## alpha
Design top, start of the top module:
module top(
	clk,
	n_rst,
	bt,
	btstar,
	led
);
parameter T_1S = 20'd1_000_000;  
parameter T_20MS = 15'd20_000;  
input clk;
input n_rst;
input [9:0] bt;
input btstar;
output led;
wire [9:0] bt_w;
wire btstar_w;
wire led_w;
bd_if #(
	.T_1S(T_1S),
	.T_20MS(T_20MS)
) u_bd_if(
    .clk(clk),
    .n_rst(n_rst),
    .bt_i(bt),
    .btstar_i(btstar),
    .led_i(led_w),
    .bt_o(bt_w),
    .btstar_o(btstar_w),
    .led_o(led)
);
doorlock_hdl u_doorlock(
    .clk(clk),
    .n_rst(n_rst),
    .bt(bt_w),
    .btstar(btstar_w),
    .led(led_w)
);
endmodule
Size in the first run: roughly 220 flip-flops, about 14 I/O pins, ~0.012 sq mm of cells after synthesis.
Settings: LEC_CHECK=0, ABC_AREA=1, CAP_MARGIN=40, CORE_ASPECT_RATIO=0.98, CORE_MARGIN=2, CORE_UTILIZATION=72, CTS_CLUSTER_DIAMETER=90, CTS_CLUSTER_SIZE=13, PLACE_DENSITY_LB_ADDON=0.2, SETUP_SLACK_MARGIN=0.43, SLEW_MARGIN=20; clock period 1.91 ns.
run.sh (not shown) runs the stock make flow with config.mk's settings and CLKGATE_MAP_FILE=.
## Diff of input files: beta against alpha
Settings: a change of CORE_UTILIZATION from 72 to 65; a deleted CTS_CLUSTER_DIAMETER that had been 90; a change of SLEW_MARGIN from 20 to 0; a deleted ABC_AREA that had been 1; an added GPL_TIMING_DRIVEN of 1; an added HOLD_SLACK_MARGIN of 0.23; an added CELL_PAD_IN_SITES_GLOBAL_PLACEMENT of 1; a deleted CORE_ASPECT_RATIO that had been 0.98; a deleted CTS_CLUSTER_SIZE that had been 13; a change of SETUP_SLACK_MARGIN from 0.43 to -0.07; a change of CAP_MARGIN from 40 to 15; an added MIN_ROUTING_LAYER of met1; a change of PLACE_DENSITY_LB_ADDON from 0.2 to 0.26.
==> comparison <==
beta: all stages done; final checks FAILED (negative setup slack). Between alpha and beta, final-report setup violation count is higher for beta, alpha comes in under that. Looking at count of non-filler cells in the finished layout, beta sits 483 lower than alpha does. beta ended up with a lower worst setup slack before clock tree synthesis than alpha did.
> inputs changed (beta -> gamma)
Settings: swapping 15 for 0 in CAP_MARGIN; swapping 65 for 72 in CORE_UTILIZATION; putting ABC_AREA at 1 where nothing was set; putting CTS_CLUSTER_DIAMETER at 353 where nothing was set; clearing PLACE_DENSITY_LB_ADDON, which used to be 0.26; putting PLACE_DENSITY at 0.4 where nothing was set; swapping -0.07 for 0.45 in SETUP_SLACK_MARGIN; swapping 0 for 40 in SLEW_MARGIN; putting CTS_CLUSTER_SIZE at 13 where nothing was set; swapping 1 for 0 in CELL_PAD_IN_SITES_GLOBAL_PLACEMENT.
==> comparison <==
- gamma ended with every stage complete and zero timing, DRC or antenna violations.
- Going from beta to gamma, the final cell count was found to have gone up by 487.
- Going from beta to gamma, detailed placer's ending HPWL moved up, final critical-path required period fell 840 ps.
--- input diff gamma..delta ---
Settings: CTS_CLUSTER_DIAMETER now 51, was 353; CELL_PAD_IN_SITES_GLOBAL_PLACEMENT no longer set, was 0; GPL_TIMING_DRIVEN no longer set, was 1; SETUP_SLACK_MARGIN now 2.04, was 0.45; CAP_MARGIN now 20, was 0; MIN_ROUTING_LAYER no longer set, was met1; ABC_AREA no longer set, was 1; PLACE_DENSITY now 0.67, was 0.4; CTS_CLUSTER_SIZE no longer set, was 13; SLEW_MARGIN now 20, was 40; HOLD_SLACK_MARGIN no longer set, was 0.23; the clock period (ns, I/O delays scaled along) now 7.47, was 1.91.
Findings:
- Where minimum setup slack in the final design is concerned, gamma is outperformed by delta.
- Fraction of power consumed by sequential logic came out lower on delta than on gamma.
- delta vs gamma: number of global-route vias before repair down by more than 10%
- Share of power burned in the clock network: delta vs gamma up 2.7 points
- The first-pass iteration count of the detailed router of delta is lower than that of gamma.
- delta ends up with lower worst relative slew slack than gamma does.
- Between delta and gamma, it is delta whose number of design-rule violations left by the first detailed-router iteration is lower, by 439.
- Summary of the comparison: logic depth of the worst path, buffers included is lower in delta, relative to gamma.
- As of delta, final cell area excluding filler cells had fallen by more than 10% compared to gamma.
- In the tables for gamma and delta, die boundary height reads higher with gamma.
- delta gives less instance tally after logic synthesis than gamma did.
Here is what was changed in the inputs of epsilon compared with delta.
Settings: a change of CORE_UTILIZATION from 72 to 54; a deleted SETUP_SLACK_MARGIN that had been 2.04; a deleted PLACE_DENSITY that had been 0.67; a deleted CTS_CLUSTER_DIAMETER that had been 51; a change of the clock period (ns, I/O delays scaled along) from 7.47 to 3.44.
Notes after the runs:
Between delta and epsilon, the clock tree cell share of total cell area figures differ only marginally. Transition time at the pin with the least slew margin delta for epsilon relative to delta: 110 ps lower. On clock skew, delta and epsilon are neck and neck.
Power and IR drop assume default switching activity.
